==> design/flow/design.v <==
`timescale 1ns/1ps
  module sbox(
    input [63:0] x0, x1, x2, x3, x4,
    output [63:0] sl0, sl1, sl2, sl3, sl4
    );
            assign sl0 = (x4 & x1) ^ x3 ^ (x2 & x1) ^ x2 ^ (x1 & x0) ^ x1 ^ x0;      
            assign sl1 = x4 ^ (x3 & x2) ^ (x3 & x1) ^ x3 ^ x2 ^ x1 ^ x0 ^ (x2 & x1);
            assign sl2 = (x4 & x3) ^ x4 ^ x2 ^ x1 ^ 64'hffffffffffffffff;               
            assign sl3 = (x4 & x0) ^ (x3 & x0) ^ x4 ^ x3 ^ x2 ^x1 ^ x0;                 
            assign sl4 = (x4 & x1) ^ x4 ^ x3 ^ (x1 & x0) ^ x1;                          
        endmodule
`timescale 1ns / 1ps
module linear_sub(
        input [63:0] x0, x1, x2, x3, x4,
    output [63:0] o0, o1, o2, o3, o4
    );
    assign o0 = x0 ^ ((x0 >> 19) | ((x0 & (1<<19)-1) << (64-19))) ^ ((x0 >> 28) | ((x0 & (1<<28)-1) << (64-28)));
    assign o1 = x1 ^ ((x1 >> 61) | ((x1 & (1<<61)-1) << (64-61))) ^ ((x1 >> 39) | ((x1 & (1<<39)-1) << (64-39)));
    assign o2 = x2 ^ ((x2 >> 1)  | ((x2 & (1<<1)-1) << (64-1)))   ^ ((x2 >> 6)  | ((x2 & (1<<6)-1)  << (64-6)));
    assign o3 = x3 ^ ((x3 >> 10) | ((x3 & (1<<10)-1) << (64-10))) ^ ((x3 >> 17) | ((x3 & (1<<17)-1) << (64-17)));
    assign o4 = x4 ^ ((x4 >> 7)  | ((x4 & (1<<7)-1) << (64-7)))   ^ ((x4 >> 41) | ((x4 & (1<<41)-1) << (64-41)));
endmodule
module RND_Const(
    input  [63:0] x2_in,
    input  [3:0]  rnd,
    input [3:0] rnds,
    output [63:0] x2_out
);
reg [63:0] out_buf;
reg [7:0] rc;
assign x2_out = out_buf;
always @(*) begin
    if(rnds==6)
        rc = 8'h96 - rnd*8'h0F;
    else if(rnds==8)
        rc = 8'hB4 - rnd*8'h0F;
    else
        rc = 8'hF0 - rnd*8'h0F;
    out_buf = x2_in ^ {56'd0, rc};
end
endmodule
`timescale 1ns / 1ps
module Perm(
    input clk,
    input [319:0] S,
    input start,
    input [3:0]rnd_type,
    output reg finish,
    output reg [319:0] S_out
    );
    wire [63:0] x0,x1,x2,x3,x4;
    reg [63:0] x0_t,x1_t,x2_t,x3_t,x4_t;
    reg [3:0] rnd_total,rnd_no;
    always@(posedge clk)begin
    if(start==1)begin
    {x0_t,x1_t,x2_t,x3_t,x4_t}<=S;
    rnd_total<=rnd_type;
    rnd_no<=0;
    finish<=0;
    end
    else if(start!=1 && rnd_no<rnd_total) begin
    x0_t <= x0;
    x1_t <= x1;
    x2_t <= x2;
    x3_t <= x3;
    x4_t <= x4;
    rnd_no<=rnd_no+1;
    end
    else if(rnd_no==rnd_total)begin
    finish<=1;
    S_out<={x0_t,x1_t,x2_t,x3_t,x4_t};
    end
    end
    wire [63:0]a1;
    RND_Const  L1(.rnds(rnd_total),.x2_in(x2_t),.rnd(rnd_no),.x2_out(a1));
    wire [63:0] b0,b1,b2,b3,b4;
    sbox L2(.x0(x0_t),.x1(x1_t),.x2(a1),.x3(x3_t),.x4(x4_t),
            .sl0(b0),.sl1(b1),.sl2(b2),.sl3(b3),.sl4(b4));
    linear_sub L3(.x0(b0),.x1(b1),.x2(b2),.x3(b3),.x4(b4),
            .o0(x0),.o1(x1),.o2(x2),.o3(x3),.o4(x4));
 endmodule           
`timescale 1ns / 1ps
module initialization(
    input [127:0]key,
    input [127:0]nonce,
    input clk,
    input rst,
    input start,
    output reg finish,
    output reg [319:0] state
 );
   reg [319:0]S;
   wire[319:0] perm_out;
   reg [2:0]layer;
   reg perm_start;
   wire perm_done;
   localparam [63:0] IV= 64'h00001000808c0001;
   localparam [3:0] rnd= 4'd12;
   localparam Idle=2'd0;
   localparam Permu=2'd1;
   localparam key_xor =2'd2;
   localparam done =2'd3;
   always@(posedge clk)begin
   if(rst) begin
   layer<= Idle;
   perm_start<=0;
   finish<=0;
   end
   else begin
   case(layer)
       Idle: begin
       if(start) begin
       finish<=0;
       S<={IV,key,nonce};
       perm_start <=1'b1;
       layer<=Permu;
       end
       end
       Permu: begin
       perm_start<=0;
       if(perm_done && !perm_start)begin
       layer<=key_xor;
       S<=perm_out;
       end
       end
       key_xor:begin
       S<=S^{192'b0,key};
       layer<=done;
       end
       done: begin
       state<=S;
       finish<=1;
       layer<=Idle;
       end
       endcase
       end
       end
       Perm P(.clk(clk),.S(S),.start(perm_start),.rnd_type(rnd),.finish(perm_done),.S_out(perm_out));
endmodule
==> design/flow/run.sh <==
#!/bin/bash
# the make line also repeats each setting of config.mk as NAME=value (left out here)
make -C /OpenROAD-flow-scripts/flow DESIGN_CONFIG=/design/flow/config.mk WORK_HOME=/design/flow/orfs CLKGATE_MAP_FILE= finish
==> design/flow/config.mk <==
export PLATFORM = sky130hd
export DESIGN_NAME = initialization
export DESIGN_NICKNAME = initialization
export VERILOG_FILES = /design/flow/design.v
export SDC_FILE = /design/flow/constraint.sdc
export NUM_CORES = 4
export LEC_CHECK = 0
export CAP_MARGIN = 20
export CELL_PAD_IN_SITES_DETAIL_PLACEMENT = 2
export CORE_ASPECT_RATIO = 1.75
export CORE_MARGIN = 5
export CORE_UTILIZATION = 28
export GPL_ROUTABILITY_DRIVEN = 1
export GPL_TIMING_DRIVEN = 1
export MIN_ROUTING_LAYER = met2
export SLEW_MARGIN = 20
export TNS_END_PERCENT = 55
==> design/flow/constraint.sdc <==
create_clock -name core_clock -period 5.0 [get_ports {clk}]
set_input_delay 1.0000 -clock core_clock [delete_from_list [all_inputs] [get_ports {clk}]]
set_output_delay 1.0000 -clock core_clock [all_outputs]
set_load 0.01 [all_outputs]
==> results of run 1 <==
[per-stage QoR]
stage / setup TNS [ns] / setup slack [ns] / cell area, um^2
floorplan: -5209.10 / -12.73 / 61670
global placement: 0 / 0.8495 / 72170
detailed placement: 0 / 0.8146 / 72280
CTS: 0 / 0.7999 / 76930
global route: 0 / 0.6664 / 77210
finish: 0 / 0.7890 / 77360
[per-layer routing]
metal	global-route usage, %	part of all wire [%]	vias up
met5	18.12	0.86	-
met4	11.44	10	73
met3	47.54	40	2124
met2	45.93	49	19050
met1	-	0	17330
li1	-	-	17320
[final cells by class]
type,instances,area [um^2],share of cell area [%]
Inverter,17,71.32,0.09219
Antenna cell,59,147.6,0.1909
Multi-Input combinational cell,2991,22930,29.64
Tap cell,2862,3581,4.629
Clock inverter,85,982.2,1.270
Sequential cell,1291,38670,49.99
Clock buffer,162,3671,4.746
Timing Repair Buffer,742,7307,9.446
==> results.json, run 1 <==
{
  "gp_congestion": 1.091,
  "setup_viol": 0,
  "yosys_area_um2": 61600,
  "cts_setup_buffers": 0,
  "synth-seq-cells": 1291,
  "outcome": "failed layout checks",
  "synth_top_cell_by_count": "edfxtp_1",
  "fp-utilization_pct": 28.16,
  "area_growth_pct": 25.59,
  "antenna_left": 0,
  "clk-insertion-delay-late_ns": 0.87,
  "check.faults": "max-capacitance violations, max-slew violations",
  "critical_path.max_fanout": 6,
  "drt_wl_total_um": 300500,
  "path_depth": 12,
  "rsz0062_at_grt": "false",
  "drt_first_iter_violations": 12060,
  "final.fill_count": 22250,
  "vias": 55900,
  "reg2reg_depth": 12,
  "antenna_found_initial": 0,
  "drtPass1Iterations": 8,
  "hold_slack_ns": 0.4352,
  "die_w_um": 364.6,
  "fin_util_pct": 35.37,
  "syn-cell-area_um2": 61600,
  "hold_path_depth": 1,
  "io_buffer_count": 579,
  "ios": 580,
  "coreArea_um2": 218700,
  "postSynthAreaPerCell_um2": 13.88,
  "synth-compound-area-share_pct": 5.495,
  "critPathMaxStageDelay_ns": 0.51,
  "cp-start-kind": "flip-flop",
  "final_cells": 8209,
  "fp_nets": 4720,
  "crit_path_end": "P.x2_t[4]$_DFFE_PN_",
  "xor_share_pct": 19.19,
  "dp.cells": 7897,
  "post_drt_wl_per_cell_um": 36.61,
  "root_buffer": "clkbuf_16",
  "holdCritStartpoint": "P.S_out[302]$_DFFE_PP_",
  "reg2reg_from": "P.rnd_no[2]$_SDFFE_PP0P_",
  "top_area_share_pct": 62.40,
  "row_count": 227,
  "max_freq_ghz": 0.2375,
  "grt_remaining_overflow": 0,
  "simple_gate_share_pct": 6.965,
  "synthTopCellsByCount": "edfxtp_1, xnor2_1, nand2_1, xor2_1, o21ai_0",
  "crit_start": "P.rnd_no[2]$_SDFFE_PP0P_",
  "cts_tree": "done",
  "htree_levels": 4,
  "synthFlopType": "edfxtp_1",
  "ys_sh_mux_pct": 4.132,
  "skew_ns": 0.09402,
  "grt_start_max_net_pins": 147,
  "grt_usage_pct": 38.11,
  "edf_count": 1280,
  "grt_pass1_wl_um": 400100,
  "synth_adder_area_share_pct": 0.4713,
  "slew_violations": 2,
  "synth_cell_types": 41,
  "grt_pass1_vias": 64040,
  "cp_data_required_time_ns": 5.50,
  "cts_made_buffers": 143,
  "warnings": 77,
  "drv_cap": 1,
  "syn_inst": 4439,
  "ys_warn_count": 3,
  "clockBufferDepth": 4,
  "yosys.area.top_type": "edfxtp_1",
  "synthArstFlopShare_pct": 0,
  "slowest_stage": "fa_1",
  "path_buffers": 2,
  "hold_path_class": "flip-flop to flip-flop",
  "slew_headroom_pct": -21.64,
  "period_needed_ns": 4.211,
  "endpoint_kind": "flip-flop",
  "synth.logic.top_family": "XOR/XNOR gates",
  "critPathArrivalTime_ns": 4.71,
  "ctsResizeCount": 0,
  "crit_chain": "inv_1 -> fa_1 -> ha_1 -> inv_1 -> ha_1 -> fa_1 -> xnor3_2 -> xnor2_2 -> xnor2_2 -> xor2_1 -> xnor2_1 -> o21ai_0",
  "dieArea_um2": 229800,
  "worst-setup-path-type": "flip-flop to flip-flop",
  "clkTransAtPathRegs_ns": 0.07,
  "hold_viol": 0,
  "worstMarginPinSlew_ns": 1.812,
  "crit_family": "XOR/XNOR gates",
  "postCtsHoldBufs": 0,
  "fin_nets": 5467,
  "yosysCellCount": 4439,
  "clock-sinks": 1291,
  "via_per_inst": 6.809,
  "synth_seq_share_pct": 62.76,
  "r2r-end": "P.x2_t[4]$_DFFE_PN_",
  "hold_end": "S[302]$_DFFE_PP_",
  "topCellsByArea": "edfxtp_1, xnor2_1, xor2_1",
  "drc": 0,
  "fin_crit_sh_pct": 84.22,
  "dieHeight_um": 630.5,
  "r2r_slack_ns": 0.79,
  "dpl.hpwl_um": 222400
}
==> inputs of run 2 (changes only) <==
Settings changed: ABC_AREA from default to 1, CELL_PAD_IN_SITES_DETAIL_PLACEMENT 2 to default, CORE_ASPECT_RATIO 1.75 to 1.07, CORE_MARGIN 5 to 2, CORE_UTILIZATION 28 to 35, GPL_ROUTABILITY_DRIVEN 1 to default, GPL_TIMING_DRIVEN 1 to default, MAX_ROUTING_LAYER from default to met4, SETUP_SLACK_MARGIN from default to -0.22, TNS_END_PERCENT 55 to 60.
Clock period 5.0 ns to 3.08 ns, I/O delays scaled along.
==> results.json, run 2 <==
{
  "outcome": "failed layout checks",
  "check.faults": "negative setup slack",
  "drt_first_iter_violations": 16440,
  "cp_data_required_time_ns": 3.71,
  "yosys.area.top_type": "edfxtp_1",
  "die_w_um": 415.9,
  "warnings": 54,
  "antenna_left": 0,
  "synthFlopType": "edfxtp_1",
  "r2r-end": "P.x1_t[6]$_DFFE_PN_",
  "topCellsByArea": "edfxtp_1, nand2_1, xor2_1",
  "drc": 0,
  "placed_cell_area_um2": 76640,
  "critPathMaxStageDelay_ns": 0.68,
  "hold_slack_ns": 0.4092,
  "clockBufferDepth": 3,
  "synthTopCellsByCount": "nand2_1, edfxtp_1, inv_1, xor2_1, o21ai_0",
  "drtPass1Iterations": 10,
  "rsz0062_at_grt": "true",
  "cp-start-kind": "flip-flop",
  "synth_seq_share_pct": 60.85,
  "worst-setup-path-type": "flip-flop to flip-flop",
  "grt_pass1_vias": 71440,
  "synth_top_cell_by_count": "nand2_1",
  "grt_remaining_overflow": 0,
  "ys_sh_mux_pct": 0,
  "clk-insertion-delay-late_ns": 0.91,
  "critPathArrivalTime_ns": 4.19,
  "drt_wl_total_um": 317000,
  "dpl.hpwl_um": 243700,
  "clock-sinks": 1291,
  "fin_crit_sh_pct": 115.4,
  "crit_chain": "inv_2 -> fa_1 -> ha_4 -> inv_2 -> ha_4 -> fa_2 -> inv_2 -> nand2_4 -> nand3_4 -> nand2_4 -> inv_4 -> o21ai_4 -> nand2_2 -> nand2_2 -> nand3_2 -> nand2_4 -> nand3_2 -> nand3_2 -> nand2_1",
  "postSynthAreaPerCell_um2": 10.91,
  "clkTransAtPathRegs_ns": 0.07,
  "skew_ns": 0.05941,
  "final_cells": 9465,
  "stdcell_area_um2": 82570,
  "slew_violations": 0,
  "simple_gate_share_pct": 12.52,
  "synthArstFlopShare_pct": 0,
  "yosys_area_um2": 63530,
  "crit_path_end": "P.x1_t[6]$_DFFE_PN_",
  "antenna_found_initial": 0,
  "fp-utilization_pct": 35.28,
  "via_per_inst": 7.229,
  "path_depth": 19,
  "grt_usage_pct": 52.09,
  "synth_adder_area_share_pct": 0.4569,
  "edf_count": 1280,
  "endpoint_kind": "flip-flop",
  "dieArea_um2": 185000,
  "cts_made_buffers": 143,
  "row_count": 161,
  "syn-cell-area_um2": 63530,
  "slowest_stage": "fa_2",
  "htree_levels": 4,
  "period_needed_ns": 3.555,
  "root_buffer": "clkbuf_16",
  "worstMarginPinSlew_ns": 1.254,
  "top_area_share_pct": 60.50,
  "syn_inst": 5825,
  "reg2reg_depth": 19,
  "fp_nets": 6106,
  "area_growth_pct": 29.97,
  "hold_viol": 0,
  "cts_tree": "done",
  "vias": 68420,
  "postCtsHoldBufs": 0,
  "fin_nets": 7208,
  "synth.logic.top_family": "XOR/XNOR gates",
  "hold_path_depth": 3,
  "hold_path_class": "input port to flip-flop",
  "max_freq_ghz": 0.2813,
  "final.fill_count": 16810,
  "crit_family": "adder cells",
  "holdCritStartpoint": "nonce[54]",
  "xor_share_pct": 12.75,
  "gp_congestion": 1.109,
  "reg2reg_from": "P.rnd_no[1]$_SDFFE_PP0P_",
  "r2r_slack_ns": -0.48,
  "hold_end": "S[54]$_DFFE_PP_",
  "slew_headroom_pct": 16.10,
  "dieHeight_um": 444.7,
  "synth-compound-area-share_pct": 9.069,
  "setup_viol": 45,
  "ys_warn_count": 3,
  "grt_start_max_net_pins": 157,
  "io_buffer_count": 579,
  "synth-seq-cells": 1291,
  "critical_path.max_fanout": 3,
  "setup_ws_ns": -0.4753,
  "crit_start": "P.rnd_no[1]$_SDFFE_PP0P_",
  "yosysCellCount": 5825,
  "path_buffers": 4,
  "post_drt_wl_per_cell_um": 33.49,
  "ios": 580,
  "dp.cells": 9145,
  "coreArea_um2": 180100,
  "synth_cell_types": 55,
  "drv_cap": 0,
  "grt_pass1_wl_um": 415700
}
## run 2: final cells by class
| type | instances | area (um^2) | share of cell area (%) |
|---|---|---|---|
| Multi-Input combinational cell | 3807 | 23350 | 28.28 |
| Antenna cell | 61 | 152.6 | 0.1849 |
| Tap cell | 2363 | 2957 | 3.581 |
| Inverter | 577 | 2185 | 2.646 |
| Clock inverter | 93 | 1104 | 1.336 |
| Timing Repair Buffer | 1107 | 10430 | 12.63 |
| Clock buffer | 166 | 3729 | 4.516 |
| Sequential cell | 1291 | 38670 | 46.83 |
## run 2: per-layer routing
| metal | part of all wire [%] | global-route usage [%] | vias to the layer above |
|---|---|---|---|
| met5 | 0 | - | - |
| met4 | 11 | 12.16 | 0 |
| met3 | 44 | 68.86 | 2710 |
| met2 | 46 | 57.61 | 21710 |
| met1 | 0 | - | 22040 |
| li1 | - | - | 21950 |
## run 2: timing repair
action                     in CTS  in global routing
setup buffers                   4                  7
resized                       126                 84
setup endpoints to repair      44                 45
pin swaps                      51                 45
## run 2: stage by stage
stage | util (%) | setup slack (ns) | TNS (ns)
after floorplan | - | -4.312 | -3659.87
after global placement | 42.56 | -0.8946 | -23.00
after detailed placement | 42.56 | -0.8012 | -22.90
after CTS | 45.52 | -0.5017 | -12.02
after global routing | 45.77 | -0.6109 | -16.12
final | 45.85 | -0.4753 | -8.809
==> inputs of run 3 (changes only) <==
Settings changed: CAP_MARGIN 20 to 15, CELL_PAD_IN_SITES_DETAIL_PLACEMENT from default to 2, CELL_PAD_IN_SITES_GLOBAL_PLACEMENT from default to 2, CORE_ASPECT_RATIO 1.07 to 1.33, CORE_MARGIN 2 to 7, CORE_UTILIZATION 35 to 68, CTS_CLUSTER_DIAMETER from default to 159, CTS_CLUSTER_SIZE from default to 31, GPL_TIMING_DRIVEN from default to 0, HOLD_SLACK_MARGIN from default to 0.04, PLACE_DENSITY from default to 0.44, SETUP_SLACK_MARGIN -0.22 to 1.04, SLEW_MARGIN 20 to 40, TNS_END_PERCENT 60 to 25.
Clock period 3.08 ns to 6.01 ns, I/O delays scaled along.
==> results.json, run 3 <==
{
  "fp_nets": 6106,
  "synth_cell_types": 55,
  "synthArstFlopShare_pct": 0,
  "haltStage": "3_1_place_gp_skip_io",
  "synth_adder_area_share_pct": 0.4569,
  "outcome": "stopped before the end",
  "dieHeight_um": 366.5,
  "topCellsByArea": "edfxtp_1, nand2_1, xor2_1",
  "synth-seq-cells": 1291,
  "syn-cell-area_um2": 63530,
  "synth-compound-area-share_pct": 9.069,
  "synthTopCellsByCount": "nand2_1, edfxtp_1, inv_1, xor2_1, o21ai_0",
  "syn_inst": 5825,
  "ys_sh_mux_pct": 0,
  "coreArea_um2": 92810,
  "simple_gate_share_pct": 12.52,
  "synth_top_cell_by_count": "nand2_1",
  "firstError": "[ERROR GPL-0301] Utilization 110.352 % exceeds 100%.",
  "yosys_area_um2": 63530,
  "synth_seq_share_pct": 60.85,
  "edf_count": 1280,
  "synthFlopType": "edfxtp_1",
  "xor_share_pct": 12.75,
  "dieArea_um2": 102300,
  "top_area_share_pct": 60.50,
  "die_w_um": 279.0,
  "synth.logic.top_family": "XOR/XNOR gates",
  "postSynthAreaPerCell_um2": 10.91,
  "fp-utilization_pct": 68.46,
  "row_count": 129,
  "yosysCellCount": 5825,
  "ys_warn_count": 3,
  "yosys.area.top_type": "edfxtp_1"
}
==> inputs of run 4 (changes only) <==
Settings changed: CAP_MARGIN 15 to 20, CELL_PAD_IN_SITES_DETAIL_PLACEMENT 2 to 0, CELL_PAD_IN_SITES_GLOBAL_PLACEMENT 2 to default, CORE_ASPECT_RATIO 1.33 to default, CORE_MARGIN 7 to 2, CORE_UTILIZATION 68 to 15, CTS_CLUSTER_DIAMETER 159 to default, CTS_CLUSTER_SIZE 31 to default, GPL_ROUTABILITY_DRIVEN from default to 0, GPL_TIMING_DRIVEN 0 to default, HOLD_SLACK_MARGIN 0.04 to default, MAX_ROUTING_LAYER met4 to default, MIN_ROUTING_LAYER met2 to met1, PLACE_DENSITY 0.44 to default, PLACE_DENSITY_LB_ADDON from default to 0.18, SETUP_SLACK_MARGIN 1.04 to 0.11, SLEW_MARGIN 40 to 20, TNS_END_PERCENT 25 to 15.
Clock period 6.01 ns to 2.94 ns, I/O delays scaled along.
==> results.json, run 4 <==
{
  "grt_start_max_net_pins": 119,
  "yosys_area_um2": 63530,
  "clk-insertion-delay-late_ns": 0.88,
  "critical_path.max_fanout": 4,
  "max_freq_ghz": 0.2998,
  "worstMarginPinSlew_ns": 0.9715,
  "critPathArrivalTime_ns": 3.94,
  "io_buffer_count": 579,
  "cp-start-kind": "flip-flop",
  "fin_util_pct": 20.51,
  "via_per_inst": 3.893,
  "ios": 580,
  "syn_inst": 5825,
  "reg2reg_depth": 20,
  "clkTransAtPathRegs_ns": 0.06,
  "synth.logic.top_family": "XOR/XNOR gates",
  "antenna_found_initial": 54,
  "hold_path_depth": 3,
  "row_count": 239,
  "top_area_share_pct": 60.50,
  "postSynthAreaPerCell_um2": 10.91,
  "grt_pass1_wl_um": 453900,
  "warnings": 43,
  "synthFlopType": "edfxtp_1",
  "rsz0062_at_grt": "true",
  "dieHeight_um": 654.8,
  "drv_cap": 0,
  "synth_adder_area_share_pct": 0.4569,
  "area_growth_pct": 36.49,
  "syn-cell-area_um2": 63530,
  "synth_top_cell_by_count": "nand2_1",
  "holdCritStartpoint": "rst",
  "crit_path_end": "P.x1_t[6]$_DFFE_PN_",
  "grt_remaining_overflow": 0,
  "grt_pass1_vias": 49100,
  "edf_count": 1280,
  "drt_wl_total_um": 348600,
  "synthTopCellsByCount": "nand2_1, edfxtp_1, inv_1, xor2_1, o21ai_0",
  "worst-setup-path-type": "flip-flop to flip-flop",
  "postCtsHoldBufs": 0,
  "cp_data_required_time_ns": 3.54,
  "comb_area_um2": 23040,
  "drt_first_iter_violations": 4592,
  "hold_end": "layer[0]$_DFF_P_",
  "dpl.hpwl_um": 280400,
  "cts_made_buffers": 166,
  "endpoint_kind": "flip-flop",
  "path_depth": 20,
  "hold_path_class": "input port to flip-flop",
  "synth-compound-area-share_pct": 9.069,
  "xor_share_pct": 12.75,
  "coreArea_um2": 422800,
  "setup_ws_ns": -0.3952,
  "critPathMaxStageDelay_ns": 0.58,
  "dieArea_um2": 428800,
  "topCellsByArea": "edfxtp_1, nand2_1, xor2_1",
  "setup_viol": 44,
  "r2r-end": "P.x1_t[6]$_DFFE_PN_",
  "simple_gate_share_pct": 12.52,
  "placed_cell_area_um2": 80440,
  "fp-utilization_pct": 15.03,
  "drtPass1Iterations": 6,
  "synth_cell_types": 55,
  "slew_headroom_pct": 35.23,
  "skew_ns": 0.06746,
  "antenna_left": 0,
  "grt_usage_pct": 15.69,
  "ys_sh_mux_pct": 0,
  "cts_tree": "done",
  "hold_viol": 0,
  "fin_crit_sh_pct": 113.4,
  "r2r_slack_ns": -0.40,
  "drc": 0,
  "yosysCellCount": 5825,
  "period_needed_ns": 3.335,
  "crit_chain": "inv_2 -> fa_2 -> ha_4 -> inv_2 -> ha_4 -> fa_2 -> nand2_2 -> nand2_4 -> nand2_4 -> nand2_4 -> buf_6 -> nand2_4 -> nand2_2 -> nand2_2 -> nand3_2 -> nand2_2 -> inv_1 -> nand2_1 -> nand3_2 -> nand2_1",
  "outcome": "failed layout checks",
  "synth-seq-cells": 1291,
  "htree_levels": 4,
  "fin_nets": 7234,
  "ys_warn_count": 3,
  "synth_seq_share_pct": 60.85,
  "stdcell_area_um2": 86720,
  "root_buffer": "clkbuf_16",
  "crit_family": "adder cells",
  "fp_nets": 6106,
  "synthArstFlopShare_pct": 0,
  "post_drt_wl_per_cell_um": 27.30,
  "final.fill_count": 45900,
  "slew_violations": 0,
  "slowest_stage": "fa_2",
  "vias": 49710,
  "reg2reg_from": "P.rnd_no[2]$_SDFFE_PP0P_",
  "die_w_um": 654.8,
  "clock-sinks": 1291,
  "path_buffers": 4,
  "flop_area_um2": 38670,
  "clockBufferDepth": 4,
  "check.faults": "negative setup slack",
  "yosys.area.top_type": "edfxtp_1",
  "crit_start": "P.rnd_no[2]$_SDFFE_PP0P_"
}
run 4: repair_timing:
item / CTS / global route
setup buffers: 1 / 4
gates cloned: 0 / 0
gates resized: 76 / 127
pin swaps: 31 / 34
setup endpoints to repair: 55 / 62
run 4: area by class of cell:
cell class	instances	share of cell area [%]
Antenna cell	22	0.06349
Clock buffer	200	4.962
Clock inverter	100	1.141
Inverter	577	2.522
Multi-Input combinational cell	3807	26.57
Sequential cell	1291	44.59
Tap cell	5663	8.171
Timing Repair Buffer	1110	11.97
run 4: stage by stage:
stage	hold slack, ns	TNS [ns]	instances	setup WS [ns]
detailed placement	0.4424	-21.94	12440	-0.6546
finish	0.4030	-11.54	12770	-0.3952
global route	0.3735	-16.65	12750	-0.4775
CTS	0.3068	-15.02	12740	-0.4177
floorplan	0.4262	-3827.74	5825	-4.426
global placement	0.4422	-22.79	12440	-0.7256
run 4: layer usage:
layer,global-route usage [%],vias to the layer above,wire (um)
met5,0,-,192
met4,7.341,30,19020
met3,2.777,499,20260
met2,26.28,1830,165200
met1,19.52,25210,143900
li1,-,22150,-
==> inputs of run 5 (changes only) <==
Settings changed: ABC_AREA 1 to default, CELL_PAD_IN_SITES_DETAIL_PLACEMENT 0 to 2, CORE_ASPECT_RATIO from default to 1.75, CORE_MARGIN 2 to 5, CORE_UTILIZATION 15 to 28, GPL_TIMING_DRIVEN from default to 1, MIN_ROUTING_LAYER met1 to met2, PLACE_DENSITY from default to 0.38, PLACE_DENSITY_LB_ADDON 0.18 to default, SETUP_SLACK_MARGIN 0.11 to default, SLEW_MARGIN 20 to 0, TNS_END_PERCENT 15 to 55.
Clock period 2.94 ns to 5.0 ns, I/O delays scaled along.
==> results.json, run 5 <==
{
  "outcome": "timing/DRC/antenna clean",
  "crit_start": "P.rnd_no[2]$_SDFFE_PP0P_",
  "hold_path_depth": 0,
  "fp-utilization_pct": 28.16,
  "endpoint_kind": "flip-flop",
  "postCtsHoldBufs": 0,
  "final_cells": 8235,
  "syn-cell-area_um2": 61600,
  "hold_end": "state[204]$_DFFE_PP_",
  "hold_path_class": "flip-flop to flip-flop",
  "drc": 0,
  "crit_path_end": "P.x0_t[49]$_DFFE_PN_",
  "yosys_area_um2": 61600,
  "critPathArrivalTime_ns": 4.74,
  "topCellsByArea": "edfxtp_1, xnor2_1, xor2_1",
  "final.fill_count": 22420,
  "synthFlopType": "edfxtp_1",
  "reg2reg_depth": 12,
  "edf_count": 1280,
  "area_growth_pct": 25.30,
  "yosys.area.top_type": "edfxtp_1",
  "grt_remaining_overflow": 0,
  "rsz0062_at_grt": "false",
  "slew_headroom_pct": 12.62,
  "max_freq_ghz": 0.2427,
  "grt_pass1_vias": 62300,
  "root_buffer": "clkbuf_16",
  "drt_wl_total_um": 295800,
  "dieHeight_um": 630.5,
  "postSynthAreaPerCell_um2": 13.88,
  "antenna_found_initial": 0,
  "cp_data_required_time_ns": 5.62,
  "htree_levels": 4,
  "path_depth": 12,
  "critPathMaxStageDelay_ns": 0.51,
  "synthTopCellsByCount": "edfxtp_1, xnor2_1, nand2_1, xor2_1, o21ai_0",
  "drv_cap": 0,
  "die_w_um": 364.6,
  "grt_usage_pct": 37.69,
  "ys_sh_mux_pct": 4.132,
  "synth_top_cell_by_count": "edfxtp_1",
  "synth_cell_types": 41,
  "clockBufferDepth": 4,
  "r2r-end": "P.x0_t[49]$_DFFE_PN_",
  "grt_start_max_net_pins": 146,
  "r2r_slack_ns": 0.88,
  "holdCritStartpoint": "S[204]$_DFFE_PP_",
  "grt_pass1_wl_um": 392400,
  "synth-seq-cells": 1291,
  "fin_util_pct": 35.29,
  "fin_nets": 5490,
  "warnings": 71,
  "dpl.hpwl_um": 218500,
  "period_needed_ns": 4.120,
  "xor_share_pct": 19.19,
  "drtPass1Iterations": 7,
  "crit_chain": "inv_1 -> fa_1 -> ha_1 -> inv_1 -> ha_1 -> fa_1 -> xnor3_2 -> xnor2_1 -> o21ai_1 -> xor2_1 -> xnor2_1 -> mux2_2",
  "clock-sinks": 1291,
  "fp_nets": 4720,
  "slew_violations": 0,
  "synth_adder_area_share_pct": 0.4713,
  "clk-insertion-delay-late_ns": 0.87,
  "cts_setup_buffers": 0,
  "antenna_left": 0,
  "cts_made_buffers": 147,
  "ios": 580,
  "synth_seq_share_pct": 62.76,
  "comb_area_um2": 22700,
  "path_buffers": 2,
  "drt_first_iter_violations": 9139,
  "clkTransAtPathRegs_ns": 0.07,
  "synthArstFlopShare_pct": 0,
  "post_drt_wl_per_cell_um": 35.92,
  "critical_path.max_fanout": 6,
  "dieArea_um2": 229800,
  "cp-start-kind": "flip-flop",
  "yosysCellCount": 4439,
  "worst-setup-path-type": "flip-flop to flip-flop",
  "vias": 54250,
  "ctsResizeCount": 0,
  "setup-tns-final_ns": 0,
  "cts_tree": "done",
  "slowest_stage": "xor2_1",
  "simple_gate_share_pct": 6.965,
  "crit_family": "adder cells",
  "reg2reg_from": "P.rnd_no[2]$_SDFFE_PP0P_",
  "io_buffer_count": 579,
  "row_count": 227,
  "setup_viol": 0,
  "ys_warn_count": 3,
  "coreArea_um2": 218700,
  "flop_area_um2": 38670,
  "top_area_share_pct": 62.40,
  "dp.cells": 7898,
  "syn_inst": 4439,
  "fin_crit_sh_pct": 82.40,
  "synth.logic.top_family": "XOR/XNOR gates",
  "synth-compound-area-share_pct": 5.495,
  "via_per_inst": 6.588,
  "hold_viol": 0,
  "worstMarginPinSlew_ns": 1.301,
  "skew_ns": 0.07169
}
-- run 5: final cells by class --
class | instances | area share (%)
multi-input cells | 2991 | 29.41
clock inverters | 91 | 1.106
repair buffers | 761 | 9.612
well taps | 2862 | 4.640
clock buffers | 165 | 4.854
flip-flops and latches | 1291 | 50.10
inverters | 17 | 0.09241
diodes | 57 | 0.1848
-- run 5: metrics by stage --
stage	hold WS (ns)	area, um^2	setup slack (ns)
finish	0.4481	77180	0.8800
global route	0.4717	77030	0.6748
CTS	0.4376	76730	0.8954
detailed placement	0.4638	72130	0.8889
global placement	0.4560	72000	0.8715
floorplan	0.4204	61670	-12.73
-- run 5: per-layer routing --
| layer | routed length [um] | part of all wire (%) | track usage (%) |
|---|---|---|---|
| met1 | 0 | 0 | - |
| met2 | 148000 | 50 | 44.75 |
| met3 | 117900 | 40 | 47.74 |
| met4 | 27540 | 9.3 | 11.96 |
| met5 | 2300 | 0.78 | 15.94 |
==> inputs of run 6 (changes only) <==
Settings changed: CELL_PAD_IN_SITES_DETAIL_PLACEMENT 2 to default, CORE_ASPECT_RATIO 1.75 to default, CORE_MARGIN 5 to 2, CORE_UTILIZATION 28 to 70, CTS_CLUSTER_SIZE from default to 37, GPL_ROUTABILITY_DRIVEN 0 to default, GPL_TIMING_DRIVEN 1 to default, MIN_ROUTING_LAYER met2 to default, PLACE_DENSITY 0.38 to default, SETUP_SLACK_MARGIN from default to -0.23, SLEW_MARGIN 0 to 20, TNS_END_PERCENT 55 to 5.
Clock period 5.0 ns to 2.74 ns, I/O delays scaled along.
==> results.json, run 6 <==
{
  "outcome": "failed layout checks",
  "check.faults": "negative setup slack",
  "critical_path.max_fanout": 3,
  "comb_area_um2": 22650,
  "syn-cell-area_um2": 61600,
  "syn_inst": 4439,
  "rsz0062_at_grt": "true",
  "dp.cells": 6489,
  "cts_tree": "done",
  "edf_count": 1280,
  "fin_crit_sh_pct": 129.6,
  "crit_top_cell": "inv_2",
  "yosys_area_um2": 61600,
  "placed_cell_area_um2": 72220,
  "cp-start-kind": "flip-flop",
  "dieHeight_um": 300.6,
  "synth-compound-area-share_pct": 5.495,
  "grt_pass1_wl_um": 354100,
  "synthTopCellsByCount": "edfxtp_1, xnor2_1, nand2_1, xor2_1, o21ai_0",
  "antenna_left": 0,
  "grt_remaining_overflow": 0,
  "synth_cell_types": 41,
  "crit_path_end": "P.x1_t[6]$_DFFE_PN_",
  "reg2reg_from": "P.rnd_no[2]$_SDFFE_PP0P_",
  "r2r-end": "P.x1_t[6]$_DFFE_PN_",
  "final.fill_count": 3305,
  "r2r_slack_ns": -0.81,
  "clock-sinks": 1291,
  "flop_area_um2": 38670,
  "synth_top_cell_by_count": "edfxtp_1",
  "vias": 48390,
  "max_freq_ghz": 0.2817,
  "synth_seq_share_pct": 62.76,
  "io_buffer_count": 579,
  "period_needed_ns": 3.550,
  "crit_family": "adder cells",
  "dpl.hpwl_um": 166200,
  "crit_start": "P.rnd_no[2]$_SDFFE_PP0P_",
  "post_drt_wl_per_cell_um": 37.89,
  "fp_nets": 4720,
  "worst-setup-path-type": "flip-flop to flip-flop",
  "yosysCellCount": 4439,
  "antenna_found_initial": 26,
  "hold_path_class": "input port to flip-flop",
  "drt_first_iter_violations": 10120,
  "cp_data_required_time_ns": 3.24,
  "grt_start_max_net_pins": 195,
  "endpoint_kind": "flip-flop",
  "synth-seq-cells": 1291,
  "fp-utilization_pct": 70.78,
  "hold_path_depth": 3,
  "slew_headroom_pct": 17.25,
  "root_buffer": "clkbuf_16",
  "row_count": 108,
  "xor_share_pct": 19.19,
  "dieArea_um2": 90380,
  "ys_sh_mux_pct": 4.132,
  "slew_violations": 0,
  "fin_util_pct": 88.17,
  "reg2reg_depth": 12,
  "die_w_um": 300.6,
  "grt_pass1_vias": 47560,
  "holdCritStartpoint": "nonce[76]",
  "clk-insertion-delay-late_ns": 0.82,
  "ios": 580,
  "slowest_stage": "fa_2",
  "drt_wl_total_um": 255300,
  "cts_made_buffers": 130,
  "hold_end": "S[76]$_DFFE_PP_",
  "postSynthAreaPerCell_um2": 13.88,
  "stdcell_area_um2": 76730,
  "top_area_share_pct": 62.40,
  "path_buffers": 2,
  "clkTransAtPathRegs_ns": 0.07,
  "drv_cap": 0,
  "crit_chain": "inv_2 -> fa_1 -> ha_1 -> inv_2 -> ha_4 -> fa_2 -> xnor2_4 -> mux2i_4 -> xnor2_2 -> xnor3_1 -> xnor2_1 -> o21ai_1",
  "yosys.area.top_type": "edfxtp_1",
  "setup_ws_ns": -0.8105,
  "gp_congestion": 1.079,
  "via_per_inst": 7.181,
  "hold_viol": 0,
  "fin_nets": 5747,
  "area_growth_pct": 24.57,
  "htree_levels": 4,
  "path_depth": 12,
  "critPathArrivalTime_ns": 4.05,
  "setup_viol": 61,
  "grt_usage_pct": 56.48,
  "warnings": 59,
  "synthFlopType": "edfxtp_1",
  "clockBufferDepth": 3,
  "topCellsByArea": "edfxtp_1, xnor2_1, xor2_1",
  "synthArstFlopShare_pct": 0,
  "critPathMaxStageDelay_ns": 0.48,
  "simple_gate_share_pct": 6.965,
  "skew_ns": 0.05444,
  "drc": 0,
  "final_cells": 6738,
  "synth_adder_area_share_pct": 0.4713,
  "drtPass1Iterations": 9,
  "ys_warn_count": 3,
  "worstMarginPinSlew_ns": 1.241,
  "synth.logic.top_family": "XOR/XNOR gates",
  "coreArea_um2": 87020
}
==> run 6: layer usage <==
metal / global-route usage (%) / up-vias / share of wire, %
li1: - / 17930 / -
met1: 65.59 / 22640 / 29
met2: 82.20 / 6053 / 43
met3: 23.59 / 1744 / 18
met4: 45.39 / 26 / 11
met5: 4.868 / - / 0.14
==> run 6: cell type report <==
type	instances	share of cell area, %
clock inverter	66	0.8757
sequential	1291	50.40
multi-input combinational	2991	29.51
timing repair buffer	1035	12.62
inverter	17	0.08316
antenna	17	0.05544
clock buffer	166	4.568
tap	1155	1.883
==> run 6: stage by stage <==
step	setup WS (ns)	setup TNS, ns	hold WS (ns)
floorplan	-14.99	-	0.4204
global placement	-0.9117	-35.63	0.4276
detailed placement	-0.9114	-36.51	0.4319
CTS	-0.7594	-29.05	0.4361
global route	-0.8684	-34.12	0.4611
finish	-0.8105	-29.72	0.4367
==> run 6: repair_timing <==
| action | CTS | global route |
|---|---|---|
| hold buffers | 0 | 0 |
| pin swaps | 24 | 19 |
| endpoints found under the setup margin | 46 | 54 |
| gates resized | 29 | 24 |
| buffers inserted | 1 | 0 |
==> inputs of run 7 (changes only) <==
Settings changed: CORE_UTILIZATION 70 to 35, CTS_CLUSTER_SIZE 37 to default, SETUP_SLACK_MARGIN -0.23 to default, TNS_END_PERCENT 5 to default.
Clock period 2.74 ns to 5.0 ns, I/O delays scaled along.
==> results.json, run 7 <==
{
  "grt_start_max_net_pins": 163,
  "crit_top_cell": "xnor2_1",
  "max_freq_ghz": 0.2394,
  "r2r_slack_ns": 0.82,
  "crit_family": "adder cells",
  "cts_setup_buffers": 0,
  "cp_data_required_time_ns": 5.54,
  "hold_end": "state[225]$_DFFE_PP_",
  "path_buffers": 2,
  "ys_sh_mux_pct": 4.132,
  "clockBufferDepth": 3,
  "hold_viol": 0,
  "ctsResizeCount": 0,
  "drt_first_iter_violations": 4827,
  "hold_slack_ns": 0.4456,
  "clk-insertion-delay-late_ns": 0.83,
  "crit_start": "P.rnd_no[1]$_SDFFE_PP0P_",
  "synth_seq_share_pct": 62.76,
  "syn_inst": 4439,
  "outcome": "timing/DRC/antenna clean",
  "xor_share_pct": 19.19,
  "period_needed_ns": 4.177,
  "crit_chain": "inv_1 -> fa_1 -> ha_1 -> inv_1 -> ha_1 -> fa_1 -> xnor2_1 -> xnor2_1 -> o21ai_0 -> xor2_1 -> xnor2_1 -> o21ai_0",
  "yosysCellCount": 4439,
  "fin_nets": 5382,
  "slowest_stage": "xor2_1",
  "drtPass1Iterations": 5,
  "setup_viol": 0,
  "synth_top_cell_by_count": "edfxtp_1",
  "synthArstFlopShare_pct": 0,
  "die_w_um": 423.5,
  "synth_adder_area_share_pct": 0.4713,
  "vias": 39920,
  "grt_remaining_overflow": 0,
  "grt_usage_pct": 25.59,
  "critical_path.max_fanout": 5,
  "drv_cap": 0,
  "crit_path_end": "P.x0_t[48]$_DFFE_PN_",
  "slew_violations": 0,
  "synth_cell_types": 41,
  "grt_pass1_wl_um": 316800,
  "synth.logic.top_family": "XOR/XNOR gates",
  "edf_count": 1280,
  "drc": 0,
  "top_area_share_pct": 62.40,
  "warnings": 57,
  "post_drt_wl_per_cell_um": 31.25,
  "io_buffer_count": 579,
  "final_cells": 7545,
  "yosys_area_um2": 61600,
  "yosys.area.top_type": "edfxtp_1",
  "cts_tree": "done",
  "worstMarginPinSlew_ns": 1.333,
  "reg2reg_from": "P.rnd_no[1]$_SDFFE_PP0P_",
  "topCellsByArea": "edfxtp_1, xnor2_1, xor2_1",
  "htree_levels": 4,
  "endpoint_kind": "flip-flop",
  "rsz0062_at_grt": "false",
  "antenna_left": 0,
  "dpl.hpwl_um": 178700,
  "via_per_inst": 5.291,
  "cp-start-kind": "flip-flop",
  "drt_wl_total_um": 235800,
  "root_buffer": "clkbuf_16",
  "path_depth": 12,
  "fp-utilization_pct": 35.32,
  "ios": 580,
  "fp_nets": 4720,
  "row_count": 153,
  "synthFlopType": "edfxtp_1",
  "ys_warn_count": 3,
  "antenna_found_initial": 20,
  "postCtsHoldBufs": 0,
  "clkTransAtPathRegs_ns": 0.07,
  "dieHeight_um": 423.5,
  "synth-compound-area-share_pct": 5.495,
  "grt_pass1_vias": 38310,
  "fin_crit_sh_pct": 83.54,
  "critPathMaxStageDelay_ns": 0.55,
  "postSynthAreaPerCell_um2": 13.88,
  "area_growth_pct": 22.71,
  "holdCritStartpoint": "S[225]$_DFFE_PP_",
  "synthTopCellsByCount": "edfxtp_1, xnor2_1, nand2_1, xor2_1, o21ai_0",
  "coreArea_um2": 174400,
  "critPathArrivalTime_ns": 4.72,
  "syn-cell-area_um2": 61600,
  "reg2reg_depth": 12,
  "slew_headroom_pct": 10.50,
  "hold_path_class": "flip-flop to flip-flop",
  "skew_ns": 0.04655,
  "gp_congestion": 1.019,
  "synth-seq-cells": 1291,
  "dieArea_um2": 179400,
  "r2r-end": "P.x0_t[48]$_DFFE_PN_",
  "clock-sinks": 1291,
  "simple_gate_share_pct": 6.965,
  "cts_made_buffers": 147,
  "dp.cells": 7277,
  "hold_path_depth": 0,
  "worst-setup-path-type": "flip-flop to flip-flop"
}
==> run 7: layout make-up <==
type / count / area (um^2)
repair buffers: 653 / 6576
clock buffers: 174 / 3865
multi-input cells: 2991 / 22460
fillers: 15880 / 98810
diodes: 4 / 10.01
inverters: 17 / 71.32
flip-flops and latches: 1291 / 38670
well taps: 2325 / 2909
clock inverters: 90 / 1030
==> run 7: per-layer routing <==
layer	vias up	track usage, %	wire length (um)
li1	17190	-	-
met5	-	0	118
met3	468	5.437	19380
met2	2000	41.43	111400
met1	20250	32.63	92160
met4	18	12.24	12680
==> run 7: through the flow <==
step	cell area (um^2)	worst slack, ns	TNS [ns]	utilization [%]
after global placement	70620	0.8527	0	40.49
after floorplan	61670	-12.73	-5209.10	-
after CTS	75550	0.7882	0	43.32
after global routing	75580	0.6238	0	43.34
after detailed placement	70650	0.8008	0	40.51
final	75590	0.8230	0	43.34
==> inputs of run 8 (changes only) <==
Settings changed: SETUP_SLACK_MARGIN from default to -0.12.
Clock period 5.0 ns to 4.25 ns, I/O delays scaled along.
==> results.json, run 8 <==
{
  "outcome": "timing/DRC/antenna clean",
  "drt_wl_total_um": 238900,
  "skew_ns": 0.05850,
  "synth.logic.top_family": "XOR/XNOR gates",
  "cts_made_buffers": 149,
  "clk-insertion-delay-late_ns": 0.83,
  "hold_path_depth": 0,
  "postSynthAreaPerCell_um2": 13.88,
  "grt_usage_pct": 25.86,
  "dieArea_um2": 179400,
  "edf_count": 1280,
  "synth-seq-cells": 1291,
  "slew_headroom_pct": 12.81,
  "ys_sh_mux_pct": 4.132,
  "stdcell_area_um2": 75920,
  "r2r-end": "P.x0_t[49]$_DFFE_PN_",
  "placed_cell_area_um2": 71020,
  "holdCritStartpoint": "S[204]$_DFFE_PP_",
  "post_drt_wl_per_cell_um": 31.40,
  "reg2reg_depth": 13,
  "coreArea_um2": 174400,
  "cp-start-kind": "flip-flop",
  "top_area_share_pct": 62.40,
  "hold_path_class": "flip-flop to flip-flop",
  "area_growth_pct": 23.25,
  "yosysCellCount": 4439,
  "synth_cell_types": 41,
  "final.fill_count": 15740,
  "xor_share_pct": 19.19,
  "fp_nets": 4720,
  "crit_chain": "inv_1 -> fa_1 -> ha_1 -> inv_1 -> ha_1 -> fa_1 -> xnor3_2 -> xnor2_1 -> o21ai_1 -> xor2_1 -> buf_4 -> xnor2_1 -> mux2_2",
  "synth_adder_area_share_pct": 0.4713,
  "critical_path.max_fanout": 6,
  "synthTopCellsByCount": "edfxtp_1, xnor2_1, nand2_1, xor2_1, o21ai_0",
  "yosys_area_um2": 61600,
  "fin_crit_sh_pct": 91.93,
  "row_count": 153,
  "comb_area_um2": 22430,
  "drv_cap": 0,
  "yosys.area.top_type": "edfxtp_1",
  "vias": 40170,
  "topCellsByArea": "edfxtp_1, xnor2_1, xor2_1",
  "simple_gate_share_pct": 6.965,
  "worstMarginPinSlew_ns": 1.299,
  "dieHeight_um": 423.5,
  "ios": 580,
  "critPathArrivalTime_ns": 4.48,
  "ctsResizeCount": 0,
  "synth_seq_share_pct": 62.76,
  "cts_setup_buffers": 0,
  "rsz0062_at_grt": "false",
  "path_depth": 13,
  "drtPass1Iterations": 5,
  "crit_path_end": "P.x0_t[49]$_DFFE_PN_",
  "grt_start_max_net_pins": 156,
  "flop_area_um2": 38670,
  "clkTransAtPathRegs_ns": 0.07,
  "max_freq_ghz": 0.2560,
  "clockBufferDepth": 3,
  "drc": 0,
  "via_per_inst": 5.280,
  "grt_pass1_vias": 38180,
  "syn-cell-area_um2": 61600,
  "die_w_um": 423.5,
  "fp-utilization_pct": 35.32,
  "postCtsHoldBufs": 0,
  "crit_start": "P.rnd_no[2]$_SDFFE_PP0P_",
  "io_buffer_count": 579,
  "ys_warn_count": 3,
  "r2r_slack_ns": 0.34,
  "hold_end": "state[204]$_DFFE_PP_",
  "grt_remaining_overflow": 0,
  "crit_family": "adder cells",
  "synth-compound-area-share_pct": 5.495,
  "period_needed_ns": 3.907,
  "gp_congestion": 1.012,
  "worst-setup-path-type": "flip-flop to flip-flop",
  "setup_viol": 0,
  "critPathMaxStageDelay_ns": 0.51,
  "synthArstFlopShare_pct": 0,
  "endpoint_kind": "flip-flop",
  "cp_data_required_time_ns": 4.82,
  "synthFlopType": "edfxtp_1",
  "antenna_found_initial": 29,
  "hold_viol": 0,
  "slowest_stage": "xnor3_2",
  "slew_violations": 0,
  "warnings": 66,
  "htree_levels": 4,
  "fin_nets": 5438,
  "synth_top_cell_by_count": "edfxtp_1",
  "grt_pass1_wl_um": 319100,
  "clock-sinks": 1291,
  "reg2reg_from": "P.rnd_no[2]$_SDFFE_PP0P_",
  "path_buffers": 3,
  "cts_tree": "done",
  "dpl.hpwl_um": 180500,
  "drt_first_iter_violations": 4858,
  "root_buffer": "clkbuf_16",
  "syn_inst": 4439,
  "antenna_left": 0
}
==> run 8: per-stage QoR <==
step | std cells | worst slack, ns | hold slack [ns] | util, % | setup TNS [ns]
after floorplan | 4439 | -13.48 | 0.4204 | - | -5756.24
after global placement | 7331 | 0.3847 | 0.4266 | 40.71 | 0
after detailed placement | 7331 | 0.3389 | 0.4371 | 40.73 | 0
after CTS | 7601 | 0.3214 | 0.4361 | 43.51 | 0
after global routing | 7601 | 0.1488 | 0.4513 | 43.52 | 0
final | 7608 | 0.3431 | 0.4449 | 43.53 | 0
==> run 8: area by class of cell <==
type	instances	share of cell area [%]
clock inverter	92	1.282
clock buffer	178	5.122
timing repair buffer	707	9.163
multi-input combinational	2991	29.55
inverter	17	0.09394
tap	2325	3.832
antenna	7	0.02307
sequential	1291	50.93
==> run 8: metal layers <==
layer	wire [um]	global-route usage [%]	vias up	part of all wire, %
li1	-	-	17310	-
met3	18580	4.982	434	7.8
met2	112700	41.60	1942	47
met1	94840	33.49	20470	40
met4	12580	12.49	18	5.3
met5	114	0	-	0.048
==> inputs of run 9 (changes only) <==
Settings changed: CORE_UTILIZATION 35 to 70, CTS_CLUSTER_SIZE from default to 37, SETUP_SLACK_MARGIN -0.12 to 0.68, TNS_END_PERCENT from default to 70.
Clock period 4.25 ns to 2.51 ns, I/O delays scaled along.
==> results.json, run 9 <==
{
  "outcome": "stopped before the end",
  "haltStage": "5_1_grt",
  "firstError": "[ERROR DPL-0038] Utilization greater than 100%, impossible to legalize",
  "synthFlopType": "edfxtp_1",
  "postCtsHoldBufs": 0,
  "synth.logic.top_family": "XOR/XNOR gates",
  "xor_share_pct": 19.19,
  "coreArea_um2": 87020,
  "syn-cell-area_um2": 61600,
  "ios": 580,
  "fp-utilization_pct": 70.78,
  "dieHeight_um": 300.6,
  "yosysCellCount": 4439,
  "placed_cell_area_um2": 73380,
  "synth_adder_area_share_pct": 0.4713,
  "synth_cell_types": 41,
  "io_buffer_count": 579,
  "clock-sinks": 1291,
  "dieArea_um2": 90380,
  "ys_sh_mux_pct": 4.132,
  "dpl.hpwl_um": 170300,
  "syn_inst": 4439,
  "root_buffer": "clkbuf_16",
  "yosys_area_um2": 61600,
  "topCellsByArea": "edfxtp_1, xnor2_1, xor2_1",
  "htree_levels": 4,
  "fp_nets": 4720,
  "postSynthAreaPerCell_um2": 13.88,
  "synthArstFlopShare_pct": 0,
  "clockBufferDepth": 3,
  "edf_count": 1280,
  "gp_congestion": 1.095,
  "synth-compound-area-share_pct": 5.495,
  "simple_gate_share_pct": 6.965,
  "synth-seq-cells": 1291,
  "dp.cells": 6624,
  "synth_top_cell_by_count": "edfxtp_1",
  "synthTopCellsByCount": "edfxtp_1, xnor2_1, nand2_1, xor2_1, o21ai_0",
  "cts_made_buffers": 131,
  "die_w_um": 300.6,
  "row_count": 108,
  "synth_seq_share_pct": 62.76,
  "top_area_share_pct": 62.40,
  "yosys.area.top_type": "edfxtp_1",
  "ys_warn_count": 3
}
run 9: repair_timing:
action / 4_1_cts
setup buffers: 134
setup endpoints to repair: 1614
pin swaps: 164
gates resized: 444
run 9: through the flow:
stage	setup slack (ns)	TNS (ns)	util, %
floorplan	-15.22	-7498.52	-
global placement	-1.112	-47.70	84.32
detailed placement	-1.149	-52.81	84.32
CTS	-0.9332	-40.40	93.02
==> inputs of run 10 (changes only) <==
Settings changed: ABC_AREA from default to 1, CAP_MARGIN 20 to 15, CELL_PAD_IN_SITES_DETAIL_PLACEMENT from default to 2, CELL_PAD_IN_SITES_GLOBAL_PLACEMENT from default to 0, CORE_ASPECT_RATIO from default to 1.33, CORE_MARGIN 2 to 7, CORE_UTILIZATION 70 to 68, CTS_CLUSTER_DIAMETER from default to 159, CTS_CLUSTER_SIZE 37 to 31, GPL_TIMING_DRIVEN from default to 0, HOLD_SLACK_MARGIN from default to 0.04, MAX_ROUTING_LAYER from default to met4, MIN_ROUTING_LAYER from default to met2, PLACE_DENSITY from default to 0.44, SETUP_SLACK_MARGIN 0.68 to 1.04, SLEW_MARGIN 20 to 40, TNS_END_PERCENT 70 to 25.
Clock period 2.51 ns to 7.1 ns, I/O delays scaled along.
==> results.json, run 10 <==
{
  "outcome": "stopped before the end",
  "haltStage": "3_5_place_dp",
  "firstError": "Error: detail_place.tcl, 38 bad optional access",
  "synth_adder_area_share_pct": 0.4569,
  "syn-cell-area_um2": 63530,
  "syn_inst": 5825,
  "synth_top_cell_by_count": "nand2_1",
  "fp_nets": 6106,
  "synth-seq-cells": 1291,
  "postSynthAreaPerCell_um2": 10.91,
  "coreArea_um2": 92810,
  "synth-compound-area-share_pct": 9.069,
  "yosysCellCount": 5825,
  "yosys.area.top_type": "edfxtp_1",
  "simple_gate_share_pct": 12.52,
  "dieHeight_um": 366.5,
  "synthTopCellsByCount": "nand2_1, edfxtp_1, inv_1, xor2_1, o21ai_0",
  "gp_congestion": 1.659,
  "row_count": 129,
  "ios": 580,
  "topCellsByArea": "edfxtp_1, nand2_1, xor2_1",
  "synth.logic.top_family": "XOR/XNOR gates",
  "synth_cell_types": 55,
  "xor_share_pct": 12.75,
  "synth_seq_share_pct": 60.85,
  "dieArea_um2": 102300,
  "edf_count": 1280,
  "io_buffer_count": 579,
  "ys_sh_mux_pct": 0,
  "die_w_um": 279.0,
  "yosys_area_um2": 63530,
  "fp-utilization_pct": 68.46,
  "synthArstFlopShare_pct": 0,
  "top_area_share_pct": 60.50,
  "ys_warn_count": 3,
  "synthFlopType": "edfxtp_1"
}
run 10: through the flow:
step           cells  setup WS (ns)  area (um^2)  TNS [ns]
3_3_place_gp    7648         -6.538        70950  -4276.92
2_1_floorplan   5825         -1.065        63590   -204.51
==> inputs of run 11 (changes only) <==
Settings changed: ABC_AREA 1 to default, CAP_MARGIN 15 to 20, CELL_PAD_IN_SITES_DETAIL_PLACEMENT 2 to default, CELL_PAD_IN_SITES_GLOBAL_PLACEMENT 0 to default, CORE_ASPECT_RATIO 1.33 to default, CORE_MARGIN 7 to 2, CORE_UTILIZATION 68 to 64, CTS_CLUSTER_DIAMETER 159 to default, CTS_CLUSTER_SIZE 31 to default, GPL_TIMING_DRIVEN 0 to default, HOLD_SLACK_MARGIN 0.04 to default, MAX_ROUTING_LAYER met4 to default, MIN_ROUTING_LAYER met2 to default, PLACE_DENSITY 0.44 to default, SETUP_SLACK_MARGIN 1.04 to default, SLEW_MARGIN 40 to 20, TNS_END_PERCENT 25 to default.
Clock period 7.1 ns to 3.23 ns, I/O delays scaled along.
==> results.json, run 11 <==
{
  "path_depth": 14,
  "period_needed_ns": 3.383,
  "root_buffer": "clkbuf_16",
  "cp-start-kind": "flip-flop",
  "crit_chain": "inv_2 -> fa_2 -> ha_4 -> inv_2 -> ha_4 -> fa_2 -> xnor2_4 -> buf_4 -> xnor2_1 -> o21ai_1 -> xor2_1 -> buf_4 -> xnor2_2 -> o21ai_1",
  "antenna_found_initial": 17,
  "clk-insertion-delay-late_ns": 0.76,
  "yosys_area_um2": 61600,
  "path_buffers": 4,
  "die_w_um": 314.2,
  "topCellsByArea": "edfxtp_1, xnor2_1, xor2_1",
  "fp_nets": 4720,
  "worst-setup-path-type": "flip-flop to flip-flop",
  "critical_path.max_fanout": 3,
  "ios": 580,
  "crit_path_end": "P.x0_t[39]$_DFFE_PN_",
  "fp-utilization_pct": 64.73,
  "dp.cells": 6460,
  "synth-compound-area-share_pct": 5.495,
  "synth_cell_types": 41,
  "reg2reg_depth": 14,
  "crit_family": "adder cells",
  "grt_pass1_wl_um": 297000,
  "xor_share_pct": 19.19,
  "ys_sh_mux_pct": 4.132,
  "fin_nets": 5616,
  "dpl.hpwl_um": 159500,
  "io_buffer_count": 579,
  "skew_ns": 0.02284,
  "synth_adder_area_share_pct": 0.4713,
  "antenna_left": 0,
  "via_per_inst": 6.360,
  "clock-sinks": 1291,
  "drv_cap": 0,
  "postSynthAreaPerCell_um2": 13.88,
  "warnings": 64,
  "cts_made_buffers": 134,
  "slowest_stage": "fa_2",
  "area_growth_pct": 23.38,
  "top_area_share_pct": 62.40,
  "clockBufferDepth": 3,
  "gp_congestion": 1.073,
  "slew_violations": 0,
  "drt_first_iter_violations": 6534,
  "synthFlopType": "edfxtp_1",
  "synthTopCellsByCount": "edfxtp_1, xnor2_1, nand2_1, xor2_1, o21ai_0",
  "grt_remaining_overflow": 0,
  "max_freq_ghz": 0.2956,
  "setup_viol": 28,
  "drc": 0,
  "hold_path_class": "flip-flop to flip-flop",
  "yosysCellCount": 4439,
  "post_drt_wl_per_cell_um": 32.05,
  "hold_viol": 0,
  "drtPass1Iterations": 6,
  "endpoint_kind": "flip-flop",
  "synth-seq-cells": 1291,
  "holdCritStartpoint": "S[287]$_DFFE_PP_",
  "synth_seq_share_pct": 62.76,
  "syn-cell-area_um2": 61600,
  "grt_usage_pct": 43.16,
  "htree_levels": 4,
  "cts_tree": "done",
  "hold_slack_ns": 0.4403,
  "rsz0062_at_grt": "true",
  "check.faults": "negative setup slack",
  "synth_top_cell_by_count": "edfxtp_1",
  "synthArstFlopShare_pct": 0,
  "fin_util_pct": 79.87,
  "simple_gate_share_pct": 6.965,
  "row_count": 113,
  "synth.logic.top_family": "XOR/XNOR gates",
  "outcome": "failed layout checks",
  "critPathArrivalTime_ns": 3.85,
  "drt_wl_total_um": 215100,
  "grt_start_max_net_pins": 174,
  "crit_start": "P.rnd_no[1]$_SDFFE_PP0P_",
  "hold_path_depth": 0,
  "yosys.area.top_type": "edfxtp_1",
  "fin_crit_sh_pct": 104.7,
  "cp_data_required_time_ns": 3.70,
  "stdcell_area_um2": 76000,
  "clkTransAtPathRegs_ns": 0.07,
  "r2r_slack_ns": -0.15,
  "r2r-end": "P.x0_t[39]$_DFFE_PN_",
  "vias": 42700,
  "grt_pass1_vias": 40520,
  "final_cells": 6713,
  "setup_ws_ns": -0.1532,
  "edf_count": 1280,
  "slew_headroom_pct": 10.13,
  "dieArea_um2": 98740,
  "critPathMaxStageDelay_ns": 0.47,
  "syn_inst": 4439,
  "hold_end": "state[287]$_DFFE_PP_",
  "final.fill_count": 5341,
  "worstMarginPinSlew_ns": 1.348,
  "dieHeight_um": 314.2,
  "ys_warn_count": 3,
  "placed_cell_area_um2": 71220,
  "coreArea_um2": 95150,
  "reg2reg_from": "P.rnd_no[1]$_SDFFE_PP0P_"
}
==> run 11: timing repair <==
item,4_1_cts,5_1_grt
setup buffers,5,3
pin swaps,28,23
gates resized,37,45
hold buffers,0,0
endpoints found under the setup margin,44,45
==> run 11: metrics by stage <==
stage          setup WS, ns  TNS [ns]
5_1_grt             -0.2766    -6.129
2_1_floorplan        -14.50  -9813.92
4_1_cts             -0.1959    -2.723
3_3_place_gp        -0.5116    -11.85
3_5_place_dp        -0.5508    -13.17
6_report            -0.1532    -2.103
==> run 11: per-layer routing <==
layer	vias to the layer above	global-route usage, %	share of wire [%]
met5	-	0	0.059
met4	18	23.90	6.5
met3	647	12.93	13
met2	3396	65.93	45
met1	20980	55.63	35
li1	17650	-	-
==> run 11: cell type report <==
type | instances | area [um^2] | area share (%)
diodes | 6 | 15.01 | 0.01976
clock buffers | 169 | 3633 | 4.781
clock inverters | 74 | 663.1 | 0.8726
inverters | 17 | 63.81 | 0.08396
multi-input cells | 2991 | 22810 | 30.01
flip-flops and latches | 1291 | 38670 | 50.88
well taps | 1265 | 1583 | 2.083
repair buffers | 900 | 8562 | 11.27
